==> run a <==
==> flow/design.v <==
`timescale 1ns / 1ps
module Module_of_number
#(   
    parameter W_IN = 26,
    parameter W_OUT = 27
) (
    input  wire [W_IN -1:0 ] Input_a,
    input  wire [W_IN -1:0 ] Input_b,
    output wire [W_OUT-1:0 ] Output
);
wire  sign_a ;
wire  sign_b ;    
reg   [W_IN-1:0] module_a; 
reg   [W_IN-1:0] module_b;
assign  sign_a = Input_a[W_IN-1];
assign  sign_b = Input_b[W_IN-1];
always @* begin : async_proc
    case (sign_a)
        1'b0 : module_a =  Input_a;
        1'b1 : module_a = -Input_a;
    endcase
    case (sign_b)
        1'b0 : module_b =  Input_b;
        1'b1 : module_b = -Input_b;
    endcase
end
assign Output  = module_a + module_b;
endmodule
`timescale 1ns / 1ps
module EMA_Module
#(   
    parameter BWIDTH = 13,
    parameter DWIDTH = 27,
    parameter OUTWIDTH = 48   
) (
    input  wire clk,
    input  wire rst,
    input  wire [BWIDTH-1:0     ] Filter_Coefficient,
    input  wire [DWIDTH-1:0     ] Port_Data,
    input  wire                   Valid,
    output wire                   Valid_out_ema,
    output wire [OUTWIDTH-1:0   ] Filter_Out
);
reg        [DWIDTH-1:0]   Data;
reg        [BWIDTH-1:0]   Coeff_2;
reg        [BWIDTH-1:0]   Coeff_1;
reg signed [DWIDTH-1:0]   Pread; 
reg signed [OUTWIDTH-1:0] accum;
reg signed [OUTWIDTH-1:0] c;
reg Valid_1,Valid_2,Valid_3;
wire signed [DWIDTH+6:0] accum_shift ;
wire signed [DWIDTH-1:0] accum_raunding ;
assign accum_shift    = accum[OUTWIDTH-1:14   ];  
assign accum_raunding = accum_shift[DWIDTH-1:0];  
always @(posedge clk) begin
  if (rst) begin
    Data    <= 0;
    Coeff_1 <= 0;
    Coeff_2 <= 0;
    Pread   <= 0;
    accum   <= 0;
    c       <= 0;
    Valid_1 <= 1'b0;
    Valid_2 <= 1'b0;
    Valid_3 <= 1'b0;
  end else begin
    Valid_1 <= Valid;
    if (Valid) begin
        Data    <= Port_Data;
    end
    Coeff_1 <= Filter_Coefficient;
    Valid_2 <= Valid_1;
    Pread   <= $signed({1'b0,Data})  - accum_raunding;  
    Coeff_2 <= Coeff_1;
    if (Valid_2) begin
        accum   <= $signed({{5{1'b0}},Coeff_2}) * Pread + c;
        Valid_3 <= Valid_2;
    end
    if (Valid_3) begin
        c     <= accum;
    end
  end
end
assign Filter_Out = accum;
assign Valid_out_ema  = Valid_2;
endmodule
`timescale 1ns / 1ps
module Error
#(   
    parameter BWIDTH = 13,
    parameter AWIDTH = 27,
    parameter DWIDTH = 8,
    parameter OUTWIDTH = 48   
) (
    input  wire clk,
    input  wire rst,
    input  wire [BWIDTH-1:0     ] Error_Coefficient,
    input  wire [AWIDTH-1:0     ] Port_Data_A,
    input  wire [DWIDTH-1:0     ] R_level,
    input  wire                   Valid,
    output wire                   Valid_out_error,
    output wire [OUTWIDTH-1:0   ] Error_Out
);
reg signed [AWIDTH-1:0]   Data;
reg        [BWIDTH-1:0]   Coeff_2;
reg        [BWIDTH-1:0]   Coeff_1;
reg signed [DWIDTH-1:0]   Pread;
reg        [DWIDTH-1:0]   R_trig; 
reg signed [OUTWIDTH-1:0] accum;
reg signed [OUTWIDTH-1:0] c;
reg Valid_1,Valid_2;
always @(posedge clk) begin
  if (rst) begin
	R_trig  <= 0;
	Valid_1 <= 1'b0;
	Coeff_1 <= 0;
	Data    <= 0;
	Pread   <= 0;
	Valid_2 <= 1'b0;
	Coeff_2 <= 0;
	accum   <= 0;
	c       <= 0;
  end else begin
	R_trig  <= R_level;
	Valid_1 <= Valid;
	Coeff_1 <= Error_Coefficient;
	Data    <= Port_Data_A;
    Pread   <= $signed({1'b0,R_trig})  - Data;
	Valid_2 <= Valid_1;
	Coeff_2 <= Coeff_1;
	if (Valid_2) begin
		accum <= $signed({{5{1'b0}},Coeff_2}) * Pread + c;
	end
	c <= accum;
  end
end
assign Valid_out_error = Valid_2;
assign Error_Out = accum;
endmodule
`timescale 1ns / 1ps
module Test1
    #(   
    parameter W_IN        = 16,
    parameter W_IN_MODULE = 26,
    parameter BWIDTH      = 18,
    parameter FILTERWIDTH = 13,
    parameter AWIDTH      = 30,
    parameter DWIDTH      = 27,
    parameter DFWIDTH     = 18,
    parameter RWIDTH      = 8,
    parameter RFWIDTH     = 6,
    parameter DSPWIDTH    = 48,
    parameter MULTWIDTH   = DWIDTH + W_IN ,
    parameter RZEROS      = DFWIDTH - RFWIDTH,
    parameter W_OUT       = 16
) (
    input  wire clk,
    input  wire rst,
    input  wire [W_IN -1:0  	] s_chans_dataI,
    input  wire [W_IN -1:0  	] s_chans_dataQ,
    input  wire              	  s_chans_valid,
    input  wire [FILTERWIDTH-1:0] Filter_Coefficient,
    input  wire [FILTERWIDTH-1:0] Error_Coefficient,
    input  wire [RWIDTH-1:0     ] R_level,
    output wire              	  Valid_Out,
    output wire [W_IN_MODULE-1:0] OutputI,
    output wire [W_IN_MODULE-1:0] OutputQ
);
wire        [W_IN_MODULE:0] Module_Out;  
wire signed [DSPWIDTH-1:0 ] EMA_Out ;    
wire signed [DWIDTH+6:0   ] EMA_Out_Shift;  
wire signed [DWIDTH-1:0   ] EMA_Out_Round;  
wire        [DWIDTH-1:0   ] R_with_zeros;
wire signed [DSPWIDTH-1:0 ] Error_Out ;
wire signed [DWIDTH+6:0   ] Error_Out_Shift;  
wire signed [DWIDTH-1:0   ] Error_Out_Round;  
wire valid_connection,valid_error,valid_out_error;
reg   [0:0]  Valid_1,Valid_2;
reg  signed [W_IN-1:0       ] received_Qsignal;
reg  signed [W_IN-1:0       ] received_Isignal;
reg  signed [MULTWIDTH-1:0  ] first_Qmult;
reg  signed [MULTWIDTH-1:0  ] first_Imult;
wire signed [W_IN_MODULE-1:0] first_Qmult_round ;
wire signed [W_IN_MODULE-1:0] first_Imult_round ;
wire signed [W_IN-1:0       ] Satureted_real;
wire signed [W_IN-1:0       ] Satureted_imag;
reg  signed [W_IN_MODULE-1:0] Q_out_reg;
reg  signed [W_IN_MODULE-1:0] I_out_reg;
    assign Valid_Out  = valid_out_error;
    assign OutputQ    = Q_out_reg;
    assign OutputI    = I_out_reg;
always @(posedge clk) begin
  if (rst) begin
    received_Isignal <= 0;
    received_Qsignal <= 0;
    first_Imult      <= 0;
    first_Qmult      <= 0;
    Valid_1          <= 1'b0;
    Valid_2          <= 1'b0;
    I_out_reg        <= 0;
    Q_out_reg        <= 0;
  end else begin
    if(s_chans_valid) begin
        received_Isignal <= s_chans_dataI;  
        received_Qsignal <= s_chans_dataQ;  
    end
    first_Imult <= received_Isignal * Error_Out_Round;  
    first_Qmult <= received_Qsignal * Error_Out_Round;  
    Valid_1     <= s_chans_valid;
    Valid_2     <= Valid_1;
    if (Valid_Out)begin
        I_out_reg     <= first_Imult_round;  
        Q_out_reg     <= first_Qmult_round;  
    end
  end
 end
assign EMA_Out_Shift = EMA_Out[DSPWIDTH-1:14];  
assign EMA_Out_Round = EMA_Out_Shift[DWIDTH-1:0];  
assign R_with_zeros = {R_level,{RZEROS{1'b0}}};
assign Error_Out_Shift = Error_Out[DSPWIDTH-1:10];  
assign Error_Out_Round = Error_Out_Shift[DWIDTH-1:0];  
assign first_Imult_round = first_Imult[MULTWIDTH-1:17];  
assign first_Qmult_round = first_Qmult[MULTWIDTH-1:17];  
    Module_of_number #(
        .W_IN(W_IN_MODULE),  
        .W_OUT(W_IN_MODULE+1)  
    ) inst_Module_of_number (
        .Input_a   (first_Imult_round),
        .Input_b   (first_Qmult_round),
        .Output    (Module_Out)
    );
    EMA_Module #(
        .BWIDTH(FILTERWIDTH),  
        .DWIDTH(DWIDTH),  
        .OUTWIDTH(DSPWIDTH) 
    ) inst_EMA_Module (
        .clk  (clk),
        .rst  (rst),
        .Filter_Coefficient (Filter_Coefficient),
        .Port_Data (Module_Out) ,
        .Valid (Valid_2),
        .Valid_out_ema (valid_error),
        .Filter_Out (EMA_Out)
    );
    Error #(
        .BWIDTH(FILTERWIDTH),
        .AWIDTH(DWIDTH),
        .DWIDTH(DWIDTH),
        .OUTWIDTH(DSPWIDTH)
    ) inst_Error (
        .clk               (clk),
        .rst               (rst),
        .Error_Coefficient (Error_Coefficient),
        .Port_Data_A       (EMA_Out_Round),
        .R_level           (R_with_zeros),
        .Valid             (valid_error),
        .Valid_out_error   (valid_out_error),
        .Error_Out         (Error_Out)
    );
endmodule
==> flow/run.sh <==
#!/bin/bash
# the make line also repeats each setting of config.mk as NAME=value (left out here)
make -C /OpenROAD-flow-scripts/flow DESIGN_CONFIG=/design/flow/config.mk WORK_HOME=/design/flow/orfs CLKGATE_MAP_FILE= finish
==> flow/config.mk <==
export PLATFORM = sky130hd
export DESIGN_NAME = Test1
export DESIGN_NICKNAME = Test1
export VERILOG_FILES = /design/flow/design.v
export SDC_FILE = /design/flow/constraint.sdc
export NUM_CORES = 4
export LEC_CHECK = 0
export ABC_AREA = 1
export CAP_MARGIN = 40
export CORE_MARGIN = 7
export CORE_UTILIZATION = 18
export CTS_CLUSTER_DIAMETER = 100
export CTS_CLUSTER_SIZE = 26
export GPL_ROUTABILITY_DRIVEN = 1
export MAX_ROUTING_LAYER = met4
export MIN_ROUTING_LAYER = met2
export PLACE_DENSITY_LB_ADDON = 0.06
export SLEW_MARGIN = 20
export TNS_END_PERCENT = 100
==> flow/constraint.sdc <==
create_clock -name core_clock -period 7.54 [get_ports {clk}]
set_input_delay 1.5080 -clock core_clock [delete_from_list [all_inputs] [get_ports {clk}]]
set_output_delay 1.5080 -clock core_clock [all_outputs]
set_load 0.01 [all_outputs]
==> run b (differences from run a) <==
Settings changed: CAP_MARGIN 40 to 20, CORE_MARGIN 7 to 2, CORE_UTILIZATION 18 to 72, CTS_CLUSTER_DIAMETER 100 to default, CTS_CLUSTER_SIZE 26 to default, GPL_ROUTABILITY_DRIVEN 1 to default, MAX_ROUTING_LAYER met4 to default, MIN_ROUTING_LAYER met2 to default, PLACE_DENSITY_LB_ADDON 0.06 to 0.24, TNS_END_PERCENT 100 to default.
==> flow/constraint.sdc (replaced) <==
create_clock -name core_clock -period 6.01 [get_ports {clk}]
set_input_delay 1.2020 -clock core_clock [delete_from_list [all_inputs] [get_ports {clk}]]
set_output_delay 1.2020 -clock core_clock [all_outputs]
set_load 0.01 [all_outputs]
==> run c (differences from run a) <==
Settings changed: ABC_AREA 1 to default, CORE_MARGIN 7 to 2, CORE_UTILIZATION 18 to 72, CTS_CLUSTER_SIZE 26 to 13, MAX_ROUTING_LAYER met4 to met5, MIN_ROUTING_LAYER met2 to met1, PLACE_DENSITY_LB_ADDON 0.06 to 0.04, SETUP_SLACK_MARGIN from default to 2.23.
==> comparison table <==
| quantity | run c | run a | run b |
|---|---|---|---|
| Adder Share, Synth | 48.1% | 44.0% | 44.0% |
| Kind of critical path | reg2reg | reg2reg | - |
| Worst reg2reg path endpoint | inst_Error.accum[36]$_SDFFE_PP0P_ | inst_EMA_Module.accum[38]$_SDFFE_PP0P_ | - |
| Run status | failed layout checks | no timing/DRC/antenna violations | aborted with a tool error |
| Stage where the flow stopped | - | - | global routing |
| Violated checks | setup timing | - | - |
| Tap cell count | 1,368 | 5,952 | - |
| Clock buffer count | 52 | 67 | - |
| Buffers and inverters on the worst path | 6 | 12 | - |
| Area fraction in mux cells | 2.57% | 0% | 0% |
| Reg2Reg Setup Slack | -0.35 ns | 0.22 ns | - |
| Power drawn by the sequential cells | 2830 uW | 2770 uW | - |
| Post-synthesis instance area | 0.0743 sq mm | 0.0813 sq mm | 0.0813 sq mm |
| Final-layout clock-cell area share | 1.66% | 2.32% | - |
| Cell seen most often among critical-path stages | fa_1 | inv_1 | - |
| Critical path capture point type | register | register | - |
| Worst-margin pin slew | 0.887 ns | 0.844 ns | - |
| Avg Inst Size Synth | 9.00 sq um | 7.39 sq um | 7.39 sq um |
| Number of cells in the design after placement | 9,920 | 17,600 | 13,300 |
| Post-CTS resize count | 423 | 194 | 607 |
| Post CTS Setup Buffer Count | 112 | 46 | 87 |
| Cells in synth_stat.txt | 8,258 | 11,000 | 11,000 |
| Crit path max fanout | 12 | 6 | - |
| Total routed wire length on the met1 layer | 74,600 microns | 0 microns | - |
| Fill cell instance count of the final layout | 5,781 | 50,100 | - |
| Total number of vias | 58,700 | 98,900 | - |
| Width of the chip | 325 microns | 686 microns | 340 microns |
| Area taken by flip-flops and latches | 0.00953 sq mm | 0.00944 sq mm | - |
| Clock network power share | 23.2% | 26.8% | - |


==> inputs of v28 <==
Starts from the design.v that is shown in full above.
Settings: LEC_CHECK=0, ABC_AREA=1, CAP_MARGIN=40, CORE_MARGIN=3, CORE_UTILIZATION=18, CTS_CLUSTER_DIAMETER=100, CTS_CLUSTER_SIZE=26, GPL_ROUTABILITY_DRIVEN=1, MAX_ROUTING_LAYER=met5, MIN_ROUTING_LAYER=met2, PLACE_DENSITY_LB_ADDON=0.06, SLEW_MARGIN=20, TNS_END_PERCENT=100; clock period 7.54 ns.
run.sh (not shown) runs the stock make flow with config.mk's settings and CLKGATE_MAP_FILE=.
==> v20 (differences from v28) <==
==> flow/config.mk (replaced) <==
export PLATFORM = sky130hd
export DESIGN_NAME = Test1
export DESIGN_NICKNAME = Test1
export VERILOG_FILES = /design/flow/design.v
export SDC_FILE = /design/flow/constraint.sdc
export NUM_CORES = 4
export LEC_CHECK = 0
export CAP_MARGIN = 40
export CORE_MARGIN = 2
export CORE_UTILIZATION = 72
export CTS_CLUSTER_DIAMETER = 100
export GPL_ROUTABILITY_DRIVEN = 1
export MAX_ROUTING_LAYER = met5
export MIN_ROUTING_LAYER = met1
export PLACE_DENSITY_LB_ADDON = 0.28
export SLEW_MARGIN = 20
export TNS_END_PERCENT = 100
==> v33 (differences from v28) <==
==> flow/config.mk (replaced) <==
export PLATFORM = sky130hd
export DESIGN_NAME = Test1
export DESIGN_NICKNAME = Test1
export VERILOG_FILES = /design/flow/design.v
export SDC_FILE = /design/flow/constraint.sdc
export NUM_CORES = 4
export LEC_CHECK = 0
export CAP_MARGIN = 5
export CELL_PAD_IN_SITES_DETAIL_PLACEMENT = 1
export CORE_MARGIN = 3
export CORE_UTILIZATION = 40
export CTS_CLUSTER_DIAMETER = 42
export CTS_CLUSTER_SIZE = 33
export PLACE_DENSITY_LB_ADDON = 0.03
export SLEW_MARGIN = 20
==> flow/constraint.sdc (replaced) <==
create_clock -name core_clock -period 10.0 [get_ports {clk}]
set_input_delay 2.0000 -clock core_clock [delete_from_list [all_inputs] [get_ports {clk}]]
set_output_delay 2.0000 -clock core_clock [all_outputs]
set_load 0.01 [all_outputs]
==> out/qor.txt <==
Outcome: complete, no violations
Total track usage: 24.6%
Worst EP arrival: 8.01 ns
Top cells by area: fa_1 (36%), inv_1 (14%), nand2_1 (12%), dfxtp_1 (12%), ha_1 (8.2%)
Largest type area fraction: 35.8%
Register share after synthesis: 11.5%
Met3 WL: 163000 um
CP Capture Point: inst_EMA_Module.accum[36]$_SDFFE_PP0P_
Area of the multi-input gates: 62900 sq um
Final std cells w/o fill: 17800
VDD IR max: 0.186 mV
N_taps: 5952
Cell Type Count: 74
the above is filed under v28

==> out/qor.txt <==
Outcome: complete, no violations
Dpl ws: 0.839 ns
Total track usage: 23.8%
# H-tree levels: 3
Hold Path End: Valid_2$_SDFF_PP0_
Max_cap viols: 0
Cell Type Count: 85
Comb gates: 5750
Yosys Instances: 8258
Origin of the critical flop-to-flop path: inst_Error.Coeff_2[7]$_SDFF_PP0_
Largest type area fraction: 39.2%
Area of the multi-input gates: 57300 sq um
CP Capture Point: inst_Error.accum[36]$_SDFFE_PP0P_
DR vias: 53800
Register share after synthesis: 12.6%
Top cells by area: fa_1 (39%), dfxtp_1 (13%), ha_1 (8.9%), inv_1 (8.4%), and2_1 (5.3%)
CTS Buf Count: 99
Worst EP arrival: 9.69 ns
Met3 WL: 5900 um
Syn_area_per_cell: 9.00 sq um
the above is filed under v33

==> out/qor.txt <==
Outcome: complete, but fails checks
Fail Reasons: setup timing
Area of the multi-input gates: 58600 sq um
Top cells by area: fa_1 (39%), dfxtp_1 (13%), ha_1 (8.9%), inv_1 (8.4%), and2_1 (5.3%)
Final std cells w/o fill: 10100
Final worst slack: -0.629 ns
CP Capture Point: inst_Error.accum[33]$_SDFFE_PP0P_
Largest type area fraction: 39.2%
Final setup violation count: 29
Total track usage: 39.9%
Origin of the critical flop-to-flop path: inst_Error.Coeff_2[2]$_SDFF_PP0_
Cell Type Count: 85
Worst EP arrival: 8.68 ns
N_taps: 1368
Met3 WL: 19200 um
Worst skew pair latency: 0.70 ns
Register share after synthesis: 12.6%
the above is filed under v20

Power figures rest on the tool's default switching activity, not on a simulated workload.
